Setup of job 917:
==> flow/design.v (excerpt) <==
module mac_array_4x4 (
    input wire clk,
    input wire rst_n,
    input wire en,
    input wire load_acc,
    input wire [15:0] a_in_0,
    input wire [15:0] a_in_1,
    input wire [15:0] a_in_2,
    input wire [15:0] a_in_3,
    input wire [15:0] b_in_0,
    input wire [15:0] b_in_1,
    input wire [15:0] b_in_2,
    input wire [15:0] b_in_3,
    input wire [511:0] partial_sum_init,
    output wire [31:0] result_0_0, result_0_1, result_0_2, result_0_3,
    output wire [31:0] result_1_0, result_1_1, result_1_2, result_1_3,
    output wire [31:0] result_2_0, result_2_1, result_2_2, result_2_3,
    output wire [31:0] result_3_0, result_3_1, result_3_2, result_3_3
);
clock: 14.5 ns
lec_check: 0
cap_margin: 20
core_margin: 2
core_utilization: 72
gpl_routability_driven: 1
gpl_timing_driven: 1
hold_slack_margin: 0.17
place_density_lb_addon: 0.22
setup_slack_margin: -0.49
slew_margin: 20
tns_end_percent: 75
run.sh (not shown) runs the stock make flow with config.mk's settings and CLKGATE_MAP_FILE=.
Finished, but not clean: job 917, with setup timing.
Setup changes, job 917 to job 668
- changing CORE_UTILIZATION from 72 to 40
- removing TNS_END_PERCENT (formerly 75)
- removing HOLD_SLACK_MARGIN (formerly 0.17)
- removing SETUP_SLACK_MARGIN (formerly -0.49)
- removing PLACE_DENSITY_LB_ADDON (formerly 0.22)
- removing GPL_ROUTABILITY_DRIVEN (formerly 1)
- removing GPL_TIMING_DRIVEN (formerly 1)
- changing the clock period (ns, I/O delays scaled along) from 14.5 to 18.0
### Flow results
To summarise job 917: no stage aborted, but the layout did not pass its checks, failing on setup timing.
Job 668 finished every stage and its layout cleared the timing, design-rule and antenna checks.
Job 668 vs job 917, beginning of the critical path: b_in_1[0] vs a_in_3[7]
Looking at chip footprint, job 668 sits 79% higher than job 917 does.
Max final routed wire length divided by cell count across job 917 and job 668: job 917
In the flow results for job 917 and job 668, the met2 layer wire length in the routed design is smaller on job 917.
Setup slack: job 668 vs job 917 up 1530 ps
Status: flip-flop and latch area parity (job 917, job 668)
In job 668, the maximum fanout count along the critical path came out 8 above the value in job 917.
Area overhead of the layout relative to synthesis is lower on job 917
Relative to job 668, the following input files were edited for job 5755:
- an added HOLD_SLACK_MARGIN of -0.1
- a change of CORE_UTILIZATION from 40 to 58
- an added TNS_END_PERCENT of 5
- an added SETUP_SLACK_MARGIN of -1.35
- a change of the clock period (ns, I/O delays scaled along) from 18.0 to 14.5
## What came out
- Job 5755 finished every stage; the final checks, however, were not passed, the failures being setup timing.
- Job 5755 vs job 668, register-to-register slack went down by 3250 ps.
- Setup slack in job 5755 is smaller than in job 668.
- Status: area of all placed cells without fillers parity (job 5755, job 668)
- Relative to job 668, met3 track demand over resource in global routing increased by 3.7 points in job 5755.
- Global-route wire length before repair: job 5755 better than job 668
- In job 5755 the area growth from synthesis to layout turned out 0.25 points higher than in job 668.
- Taking job 668 as the reference, in job 5755 post-route non-filler standard cell count decreased 1485; die area shows a reduction of about 30%.
- When job 5755 is set beside job 668, its overall global routing resource usage turns out to be 10 points larger.
Changes in job 2339 relative to job 5755:
- removing HOLD_SLACK_MARGIN (formerly -0.1)
- removing TNS_END_PERCENT (formerly 5)
- changing CORE_UTILIZATION from 58 to 40
- removing SETUP_SLACK_MARGIN (formerly -1.35)
- changing the clock period (ns, I/O delays scaled along) from 14.5 to 17.3
--- outcome ---
Job 2339 completed; timing, DRC and antenna clean
Comparing hold slack for job 5755 and job 2339, the bigger number came from job 5755.
Clock latency of the later-clocked register in the worst-skew pair delta (job 5755 -> job 2339): insignificant
Re die span in x: job 5755 was lower than job 2339.
Fraction of standard cell area that is sequential: job 2339 vs job 5755, no meaningful difference
[job 2339] initial cell density of the core fell 18 points relative to job 5755
The setup slack of job 2339 is larger than that of job 5755.
Cell area after layout: job 2339 vs job 5755, no meaningful difference
Ratio of routed vias to standard cells: job 2339 lower than job 5755
Comparing share of the core filled with cells in the final layout for job 5755 and job 2339, the bigger number came from job 5755.
The slew at the pin closest to its max-slew limit of job 2339 is lower than that of job 5755.

* * *

Starting RTL as in the previous note.
==> flow/design.v (excerpt) <==
module mac_array_4x4 (
    input wire clk,
    input wire rst_n,
    input wire en,
    input wire load_acc,
    input wire [15:0] a_in_0,
    input wire [15:0] a_in_1,
    input wire [15:0] a_in_2,
    input wire [15:0] a_in_3,
    input wire [15:0] b_in_0,
    input wire [15:0] b_in_1,
    input wire [15:0] b_in_2,
    input wire [15:0] b_in_3,
    input wire [511:0] partial_sum_init,
    output wire [31:0] result_0_0, result_0_1, result_0_2, result_0_3,
    output wire [31:0] result_1_0, result_1_1, result_1_2, result_1_3,
    output wire [31:0] result_2_0, result_2_1, result_2_2, result_2_3,
    output wire [31:0] result_3_0, result_3_1, result_3_2, result_3_3
);
clock: 21.5 ns
lec_check: 0
abc_area: 1
cap_margin: 20
cell_pad_in_sites_global_placement: 2
core_margin: 2
core_utilization: 59
cts_cluster_size: 88
gpl_routability_driven: 1
min_routing_layer: met1
setup_slack_margin: 5.0
slew_margin: 10
The starting point died in 3_1_place_gp_skip_io, error GPL-0301.
Edit:
==> flow/config.mk (replaced) <==
export PLATFORM = sky130hd
export DESIGN_NAME = mac_array_4x4
export DESIGN_NICKNAME = mac_array_4x4
export VERILOG_FILES = /design/flow/design.v
export SDC_FILE = /design/flow/constraint.sdc
export NUM_CORES = 4
export LEC_CHECK = 0
export CAP_MARGIN = 20
export CORE_MARGIN = 2
export CORE_UTILIZATION = 58
export MAX_ROUTING_LAYER = met4
export SETUP_SLACK_MARGIN = 3.89
export SLEW_MARGIN = 20
==> flow/constraint.sdc (replaced) <==
create_clock -name core_clock -period 14.5 [get_ports {clk}]
set_input_delay 2.9000 -clock core_clock [delete_from_list [all_inputs] [get_ports {clk}]]
set_output_delay 2.9000 -clock core_clock [all_outputs]
set_load 0.01 [all_outputs]
After rerunning: Now the flow completed, yet does not pass: negative setup slack. Die area goes down slightly. Synthesized area came out lower by a few percent. Synthesized cell count came out lower by about a fifth.

* * *

build 2:
Starting RTL as in the previous note.
==> flow/config.mk <==
export PLATFORM = sky130hd
export DESIGN_NAME = mac_array_4x4
export DESIGN_NICKNAME = mac_array_4x4
export VERILOG_FILES = /design/flow/design.v
export SDC_FILE = /design/flow/constraint.sdc
export NUM_CORES = 4
export LEC_CHECK = 0
export ABC_AREA = 1
export CAP_MARGIN = 20
export CELL_PAD_IN_SITES_GLOBAL_PLACEMENT = 1
export CORE_MARGIN = 5
export CORE_UTILIZATION = 17
export CTS_CLUSTER_DIAMETER = 35
export GPL_ROUTABILITY_DRIVEN = 1
export GPL_TIMING_DRIVEN = 1
export SETUP_SLACK_MARGIN = 0.43
export SLEW_MARGIN = 20
==> flow/constraint.sdc <==
create_clock -name core_clock -period 17.7 [get_ports {clk}]
set_input_delay 3.5400 -clock core_clock [delete_from_list [all_inputs] [get_ports {clk}]]
set_output_delay 3.5400 -clock core_clock [all_outputs]
set_load 0.01 [all_outputs]
Build 2 went all the way through the flow, and no timing, DRC or antenna check failed.
The inputs of build 74 differ from those of build 2 as listed below.
Settings: a deleted SETUP_SLACK_MARGIN that had been 0.43; a deleted ABC_AREA that had been 1; a change of CORE_MARGIN from 5 to 2; a deleted CELL_PAD_IN_SITES_GLOBAL_PLACEMENT that had been 1; an added CTS_CLUSTER_SIZE of 97; a change of CORE_UTILIZATION from 17 to 68; a deleted CTS_CLUSTER_DIAMETER that had been 35; a deleted GPL_ROUTABILITY_DRIVEN that had been 1; a deleted GPL_TIMING_DRIVEN that had been 1; a change of the clock period (ns, I/O delays scaled along) from 17.7 to 12.1.
Findings:
Status build 74: flow complete, layout not clean - setup timing. Summary of build 74 over build 2: setup slack went down by 3.23 ns. Re number of buffer and inverter stages on the critical path: no difference whatsoever between build 2 and build 74. Adder and majority cell fraction of the synthesized area, build 74 and build 2, lower one = build 2. Against build 2 as the reference, build 74 delivers a lower latest clock arrival within the worst-skew pair. Summary of the comparison: via count is lower in build 74, relative to build 2. Per the comparison of build 74 with build 2, detailed-route wire length lower.
The inputs of build 34 differ from those of build 74 as listed below.
Settings: CTS_CLUSTER_SIZE no longer set, was 97; SETUP_SLACK_MARGIN now -1.35, previously not set; CORE_UTILIZATION now 48, was 68; the clock period (ns, I/O delays scaled along) now 14.5, was 12.1.
## What came out
Build 34 ran in full, but the layout does not pass; the checks complain about setup timing. From build 74 to build 34 the numbers moved as follows: logic depth of the worst path, buffers included lower, final critical-path setup slack higher. Clock-buffer cell count: build 34 vs build 74 up 25. As of build 34, post-layout instance count excluding filler cells had risen by a few percent compared to build 74. The share of the clock period used by the worst path in build 34 was lower than what build 74 gave. Comparing build 34 and build 74, the higher data required time of the critical path was measured on build 34. Looking at capturing instance or port of the critical path, the pe_row[0].pe_col[1].pe_inst.accumulator[31]$_DFFE_PN0P_ result is from build 34; the pe_row[3].pe_col[0].pe_inst.accumulator[31]$_DFFE_PN0P_ one comes from build 74.
Inputs modified between build 34 and build 45:
Settings: an added HOLD_SLACK_MARGIN of -0.1; a change of CORE_UTILIZATION from 48 to 58; a change of the clock period (ns, I/O delays scaled along) from 14.5 to 13.6.
### Flow results
Across build 34 and build 45, no clean finish was achieved. STATUS run=build 45 STAGES=ALL_DONE FINAL_CHECKS=FAILED CAUSE=setup timing. The data required time at the worst endpoint of build 45 falls short of that of build 34 by 0.91 ns. Going from build 34 to build 45, worst reg-to-reg path cell count shrank by a few percent. Compared with build 34, build 45 shows a worst setup slack that is 0.24 ns lower. Build 34 has lower final critical-path share of the clock period than build 45. Final hold slack was higher in build 34 than in build 45. Against build 34, build 45 comes in 11 points higher on final design utilization. Compared with build 34, build 45 improves overall die area.

* * *

mac_array_4x4 again, from the RTL that the note above started with.
==> flow/config.mk <==
export PLATFORM = sky130hd
export DESIGN_NAME = mac_array_4x4
export DESIGN_NICKNAME = mac_array_4x4
export VERILOG_FILES = /design/flow/design.v
export SDC_FILE = /design/flow/constraint.sdc
export NUM_CORES = 4
export LEC_CHECK = 0
export CAP_MARGIN = 20
export CORE_ASPECT_RATIO = 0.94
export CORE_MARGIN = 2
export CORE_UTILIZATION = 72
export CTS_CLUSTER_DIAMETER = 203
export GPL_ROUTABILITY_DRIVEN = 1
export GPL_TIMING_DRIVEN = 1
export HOLD_SLACK_MARGIN = 0.17
export PLACE_DENSITY_LB_ADDON = 0.22
export SETUP_SLACK_MARGIN = -0.49
export SLEW_MARGIN = 20
export TNS_END_PERCENT = 75
==> flow/constraint.sdc <==
create_clock -name core_clock -period 15.2 [get_ports {clk}]
set_input_delay 3.0400 -clock core_clock [delete_from_list [all_inputs] [get_ports {clk}]]
set_output_delay 3.0400 -clock core_clock [all_outputs]
set_load 0.01 [all_outputs]
The first run completed, yet does not pass: negative setup slack.
Next try:
CAP_MARGIN = 15   (was 20)
CORE_ASPECT_RATIO = unset   (was 0.94)
CTS_CLUSTER_DIAMETER = unset   (was 203)
CTS_CLUSTER_SIZE = 91   (was unset)
PLACE_DENSITY = 0.66   (was unset)
PLACE_DENSITY_LB_ADDON = unset   (was 0.22)
SETUP_SLACK_MARGIN = 2.52   (was -0.49)
TNS_END_PERCENT = unset   (was 75)
clock period = 9.76 ns   (was 15.2 ns; I/O delays follow)
Result: The new run finished but failed the layout checks on negative setup slack; die size hardly moves; core utilization increases by 2.9 points; area after synthesis does not change; worst setup slack got worse by 4200 ps.
Next try:
CAP_MARGIN = 20   (was 15)
CORE_UTILIZATION = 11   (was 72)
CTS_CLUSTER_SIZE = unset   (was 91)
GPL_ROUTABILITY_DRIVEN = unset   (was 1)
GPL_TIMING_DRIVEN = unset   (was 1)
HOLD_SLACK_MARGIN = unset   (was 0.17)
PLACE_DENSITY = unset   (was 0.66)
SETUP_SLACK_MARGIN = unset   (was 2.52)
clock period = 22.4 ns   (was 9.76 ns; I/O delays follow)
Result:
- This time the run finished clean
- worst setup slack gains 8200 ps
- non-clock buffer count fell by 636
- cell area went up by 7.1%
- die area goes up to 6.5 times its value
- count of clock-buffer cells in the layout climbs by 49
- routed wire length went up by about 40%
- first-iteration DRC count goes down by 42%
Next try:
CORE_UTILIZATION = 61   (was 11)
clock period = 17.3 ns   (was 22.4 ns; I/O delays follow)
Outcome:
- die area came out lower by 82%
- critical path depth came out lower by 1
- via count is about the same
- non-clock buffer count came out lower by 4
- global-route usage came out higher by 26 points
- worst hold slack gets better by 12 ps
- final area came out lower by 10%

* * *

## run A
Starting RTL as in the previous note.
Settings: LEC_CHECK=0, ABC_AREA=1, CAP_MARGIN=20, CELL_PAD_IN_SITES_DETAIL_PLACEMENT=2, CELL_PAD_IN_SITES_GLOBAL_PLACEMENT=1, CORE_MARGIN=5, CORE_UTILIZATION=72, CTS_CLUSTER_DIAMETER=35, GPL_ROUTABILITY_DRIVEN=0, GPL_TIMING_DRIVEN=1, MAX_ROUTING_LAYER=met4, MIN_ROUTING_LAYER=met2, PLACE_DENSITY_LB_ADDON=0.24, SETUP_SLACK_MARGIN=4.27, SLEW_MARGIN=20, TNS_END_PERCENT=40; clock period 25.0 ns.
Tool error FLW-0024 stopped run A during 3_3_place_gp; no final results.
Input changes introduced in run B (baseline for comparison: run A):
==> flow/config.mk <==
export PLATFORM = sky130hd
export DESIGN_NAME = mac_array_4x4
export DESIGN_NICKNAME = mac_array_4x4
export VERILOG_FILES = /design/flow/design.v
export SDC_FILE = /design/flow/constraint.sdc
export NUM_CORES = 4
export LEC_CHECK = 0
export CAP_MARGIN = 20
export CELL_PAD_IN_SITES_DETAIL_PLACEMENT = 1
export CORE_MARGIN = 9
export CORE_UTILIZATION = 40
export GPL_ROUTABILITY_DRIVEN = 0
export PLACE_DENSITY_LB_ADDON = 0.24
export SETUP_SLACK_MARGIN = 4.34
export SLEW_MARGIN = 20
==> flow/constraint.sdc <==
create_clock -name core_clock -period 18.0 [get_ports {clk}]
set_input_delay 3.6000 -clock core_clock [delete_from_list [all_inputs] [get_ports {clk}]]
set_output_delay 3.6000 -clock core_clock [all_outputs]
set_load 0.01 [all_outputs]
==> comparison <==
Run B | stages: all done | timing, DRC, antenna: all pass
Run B vs run A on adder-cell area share of the yosys netlist: run B is the higher one.
Compared with run A, run B shows a lower number of cells in Yosys stat.
Compared run B vs run A, and gate count of the mapped netlist is down in run B.
Looking only at post-synthesis chip area from yosys, and setting everything else aside, the lower value of run A and run B goes to run B.
Between run A and run B, the flow reports net count after synthesis decreasing by more than 10%.
Sort run A and run B by post-synthesis cell type count asc -> top: run B
Run B vs run A — combined area of all synthesized cells dropped by a few percent
Against run A, horizontal die size in run B rose by more than a quarter.
The inputs of run C differ from those of run B as listed below.
--- a/flow/config.mk
+++ b/flow/config.mk
@@ -8,8 +8,5 @@
 export CAP_MARGIN = 20
-export CELL_PAD_IN_SITES_DETAIL_PLACEMENT = 1
-export CORE_MARGIN = 9
-export CORE_UTILIZATION = 40
-export GPL_ROUTABILITY_DRIVEN = 0
-export PLACE_DENSITY_LB_ADDON = 0.24
-export SETUP_SLACK_MARGIN = 4.34
+export CORE_MARGIN = 2
+export CORE_UTILIZATION = 68
+export HOLD_SLACK_MARGIN = -0.08
 export SLEW_MARGIN = 20
==> flow/constraint.sdc <==
create_clock -name core_clock -period 14.1 [get_ports {clk}]
set_input_delay 2.8200 -clock core_clock [delete_from_list [all_inputs] [get_ports {clk}]]
set_output_delay 2.8200 -clock core_clock [all_outputs]
set_load 0.01 [all_outputs]
==> results <==
Status | run B and run C | clean except run C. Summary of the comparison: worst slack after detailed placement is lower in run C, relative to run B. The final core area utilization reported for run C is greater than that of run B by 31 points. Sort run B and run C by number of clock buffers in the layout asc -> top: run C. [run C] first-pass GRT wire length fell 13% relative to run B. Summary — setup slack, run C relative to run B: lower, by 3.10 ns.
What run D does differently from run C at the input level:
--- a/flow/config.mk
+++ b/flow/config.mk
@@ -7,6 +7,7 @@
 export LEC_CHECK = 0
-export CAP_MARGIN = 20
+export CAP_MARGIN = 15
 export CORE_MARGIN = 2
-export CORE_UTILIZATION = 68
+export CORE_UTILIZATION = 72
 export HOLD_SLACK_MARGIN = -0.08
+export SETUP_SLACK_MARGIN = 0.84
 export SLEW_MARGIN = 20
## What came out
- Run D finished all stages; layout check result: FAIL, due to negative setup slack.
- Relative to run C, routing usage on met1 has increased by 2.7 points in run D.
- Diff run C -> run D: tightest slew margin relative to the limit went down 3.7 points; required time of the critical path +0.03 ns; routed wire length shows an increase of 0.47%; cell depth of the worst flop-to-flop path has increased.
- A cell with the largest stage delay on the worst path of sky130_fd_sc_hd__fa_2 is what run C shows, while sky130_fd_sc_hd__fa_1 belongs to run D.
- On global-route usage: between run D and run C, it ends up higher for run D.
- Horizontal die size ended up about 2.8% lower on run D than on run C.
--- input diff run D..run E ---
--- a/flow/config.mk
+++ b/flow/config.mk
@@ -10,4 +10,5 @@
 export CORE_UTILIZATION = 72
-export HOLD_SLACK_MARGIN = -0.08
-export SETUP_SLACK_MARGIN = 0.84
+export CTS_CLUSTER_SIZE = 58
+export PLACE_DENSITY_LB_ADDON = 0.01
+export SETUP_SLACK_MARGIN = 2.85
 export SLEW_MARGIN = 20
==> flow/constraint.sdc <==
create_clock -name core_clock -period 9.81 [get_ports {clk}]
set_input_delay 1.9620 -clock core_clock [delete_from_list [all_inputs] [get_ports {clk}]]
set_output_delay 1.9620 -clock core_clock [all_outputs]
set_load 0.01 [all_outputs]
- Run E completed end to end; final checks failed (negative setup slack).
- Count of pins on the block boundary came out exactly the same in run D and run E.
- From run D to run E the numbers moved as follows: final area went up by about 2%; number of antenna diodes went down by 19.
- | count of nets after finishing | run E vs run D | about 1.5% higher |
- Diff run E..run D | chip area in the Yosys report | unchanged
- Run E against run D: wire length has increased; number of placed cells counting well taps has increased.
